Design syntropy_core, start of the top module:
module syntropy_core #(
    parameter DATA_WIDTH = 16,
    parameter ADDR_WIDTH = 8,
    parameter THRESHOLD_DEFAULT = 16'hE666,   
    parameter LEARNING_RATE = 16'h0019,      
    parameter MAX_ITERATIONS = 8'd10
)(
    input wire clk,
    input wire rst_n,
    input wire [DATA_WIDTH-1:0] voltage_drift,     
    input wire [DATA_WIDTH-1:0] packet_loss,       
    input wire [DATA_WIDTH-1:0] temp_variance,     
    input wire [DATA_WIDTH-1:0] phase_jitter,      
    input wire [DATA_WIDTH-1:0] threshold,         
    input wire enable_learning,                    
    input wire mesh_broadcast_en,                  
    output reg stable,                             
    output reg [DATA_WIDTH-1:0] flux_value,        
    output reg [DATA_WIDTH-1:0] correction_vector,  
    output reg [DATA_WIDTH-1:0] optimized_params,  
    output reg learning_active,                    
    output reg mesh_broadcast_req,                 
    input wire [DATA_WIDTH-1:0] mesh_flux_in,      
    input wire [DATA_WIDTH-1:0] mesh_correction_in,  
    input wire mesh_valid_in,                      
    output reg [DATA_WIDTH-1:0] mesh_flux_out,     
    output reg [DATA_WIDTH-1:0] mesh_correction_out,  
    output reg mesh_valid_out,                     
    output reg [7:0] iteration_count,              
    output reg [3:0] state,                        
    output reg error_flag                          
);
    localparam IDLE = 4'd0;
    localparam EVALUATE = 4'd1;
    localparam LEARN = 4'd2;
    localparam CORRECT = 4'd3;
    localparam BROADCAST = 4'd4;
    localparam ERROR = 4'd5;
    reg [DATA_WIDTH-1:0] flux_reg;
    reg [DATA_WIDTH-1:0] threshold_reg;
    reg [DATA_WIDTH-1:0] metrics [0:3];   
    reg [DATA_WIDTH-1:0] gradients [0:3];  
    reg [DATA_WIDTH-1:0] params [0:3];    
    reg [7:0] iter_count;
    reg [3:0] current_state;
    reg learning_en;
    reg mesh_en;
    wire [DATA_WIDTH-1:0] flux_calc;
    wire signed [22:0] gradient_calc [0:3];
    wire signed [31:0] scaled_step [0:3];
    wire [DATA_WIDTH-1:0] param_update [0:3];
    wire signed [17:0] flux_error;
    localparam signed [31:0] LEARNING_RATE_S = LEARNING_RATE;
    wire overflow_flag;
    assign flux_calc = 16'h0100 - (voltage_drift + packet_loss + 
                                   (temp_variance >> 8) + phase_jitter);
  ...
make LEC_CHECK=0 ABC_AREA=1 CAP_MARGIN=20 CORE_MARGIN=2 CORE_UTILIZATION=69 CTS_CLUSTER_DIAMETER=275 CTS_CLUSTER_SIZE=99 PLACE_DENSITY=0.41 SLEW_MARGIN=20 TNS_END_PERCENT=10 finish   # period 6.87 ns
run.sh (not shown) runs the stock make flow with config.mk's settings and CLKGATE_MAP_FILE=.
The starting point died in global routing, error GRT-0116.
Change:
ABC_AREA = unset   (was 1)
CORE_UTILIZATION = 40   (was 69)
CTS_CLUSTER_DIAMETER = unset   (was 275)
CTS_CLUSTER_SIZE = unset   (was 99)
PLACE_DENSITY = unset   (was 0.41)
TNS_END_PERCENT = unset   (was 10)
clock period = 13.0 ns   (was 6.87 ns; I/O delays follow)
Effect: With this change the flow went through all stages and came out clean; area after synthesis went down by a few percent; die size went up by well over a third; synthesized cell count went down by about a fifth.
Change:
CORE_UTILIZATION = 58   (was 40)
TNS_END_PERCENT = 5   (was unset)
clock period = 10.1 ns   (was 13.0 ns; I/O delays follow)
The changed run finished but fails on negative setup slack. Final cell count is higher by 3.1%. Design area is higher by 12%. Area after synthesis is unchanged. Core utilization is higher by 30 points. Count of clock-buffer cells in the layout is lower by 11. Sequential cell count stays the same. Synthesized cell count does not change. Die size is lower by 31%. Register-to-register slack gets worse by 1.3 ns. Via count is higher by 9.5%.
Change:
CORE_UTILIZATION = 41   (was 58)
TNS_END_PERCENT = unset   (was 5)
clock period = 12.4 ns   (was 10.1 ns; I/O delays follow)
=>
- This time the run finished with timing, DRC and antenna clean
- first-iteration DRC count came out lower by about 26%
- global-route usage shrinks by 8.2 points
- non-clock buffer count came out lower by 229
Change:
ABC_AREA = 1   (was unset)
CORE_UTILIZATION = 70   (was 41)
clock period = 12.1 ns   (was 12.4 ns; I/O delays follow)
Result: The changed run completed with no timing, DRC or antenna violations; non-clock buffer count fell by 49; critical path depth rose by 3; wire length rose by a few percent; via count rose by about a fifth; final area fell slightly; register-to-register slack is better by 0.08 ns; worst setup slack is better by 0.080 ns; fmax rose by a few percent; clock skew barely changes; sequential share of layout area rose by 0.28 points.
Change:
ABC_AREA = unset   (was 1)
CORE_UTILIZATION = 64   (was 70)
SETUP_SLACK_MARGIN = 2.3   (was unset)
clock period = 8.61 ns   (was 12.1 ns; I/O delays follow)
Outcome: The new run ended with an error in global routing; synthesized area went down by 2.4%; synthesized cell count is lower by 16%; die area goes up by about 6.6%.

========
syntropy_core again, from the RTL that the note above started with.
clock: 9.08 ns
lec_check: 0
abc_area: 1
cap_margin: 20
cell_pad_in_sites_global_placement: 0
core_aspect_ratio: 0.91
core_margin: 2
core_utilization: 72
cts_cluster_size: 87
gpl_timing_driven: 1
max_routing_layer: met4
place_density: 0.42
slew_margin: 30
The baseline stopped in clock tree synthesis (4_1_cts).
==> next run, changes <==
==> flow/config.mk (replaced) <==
export PLATFORM = sky130hd
export DESIGN_NAME = syntropy_core
export DESIGN_NICKNAME = syntropy_core
export VERILOG_FILES = /design/flow/design.v
export SDC_FILE = /design/flow/constraint.sdc
export NUM_CORES = 4
export LEC_CHECK = 0
export CAP_MARGIN = 20
export CORE_MARGIN = 2
export CORE_UTILIZATION = 72
export CTS_CLUSTER_SIZE = 41
export PLACE_DENSITY = 0.95
export SLEW_MARGIN = 20
==> flow/constraint.sdc (replaced) <==
create_clock -name core_clock -period 10.5 [get_ports {clk}]
set_input_delay 2.1000 -clock core_clock [delete_from_list [all_inputs] [get_ports {clk}]]
set_output_delay 2.1000 -clock core_clock [all_outputs]
set_load 0.01 [all_outputs]
Result: This time the run stopped in global routing (5_1_grt) (GRT-0116). Synthesized cell count is lower by 16%. Synthesized area is lower by 2.4%. Die size is lower by 2.4%.
==> next run, changes <==
--- a/flow/config.mk
+++ b/flow/config.mk
@@ -8,6 +8,7 @@
 export CAP_MARGIN = 20
 export CORE_MARGIN = 2
-export CORE_UTILIZATION = 72
-export CTS_CLUSTER_SIZE = 41
+export CORE_UTILIZATION = 71
+export CTS_CLUSTER_SIZE = 46
+export MAX_ROUTING_LAYER = met4
 export PLACE_DENSITY = 0.95
 export SLEW_MARGIN = 20
=> The new run did not get past global routing (5_1_grt). Area after synthesis stays the same. Die size went up slightly. Synthesized cell count stays the same.
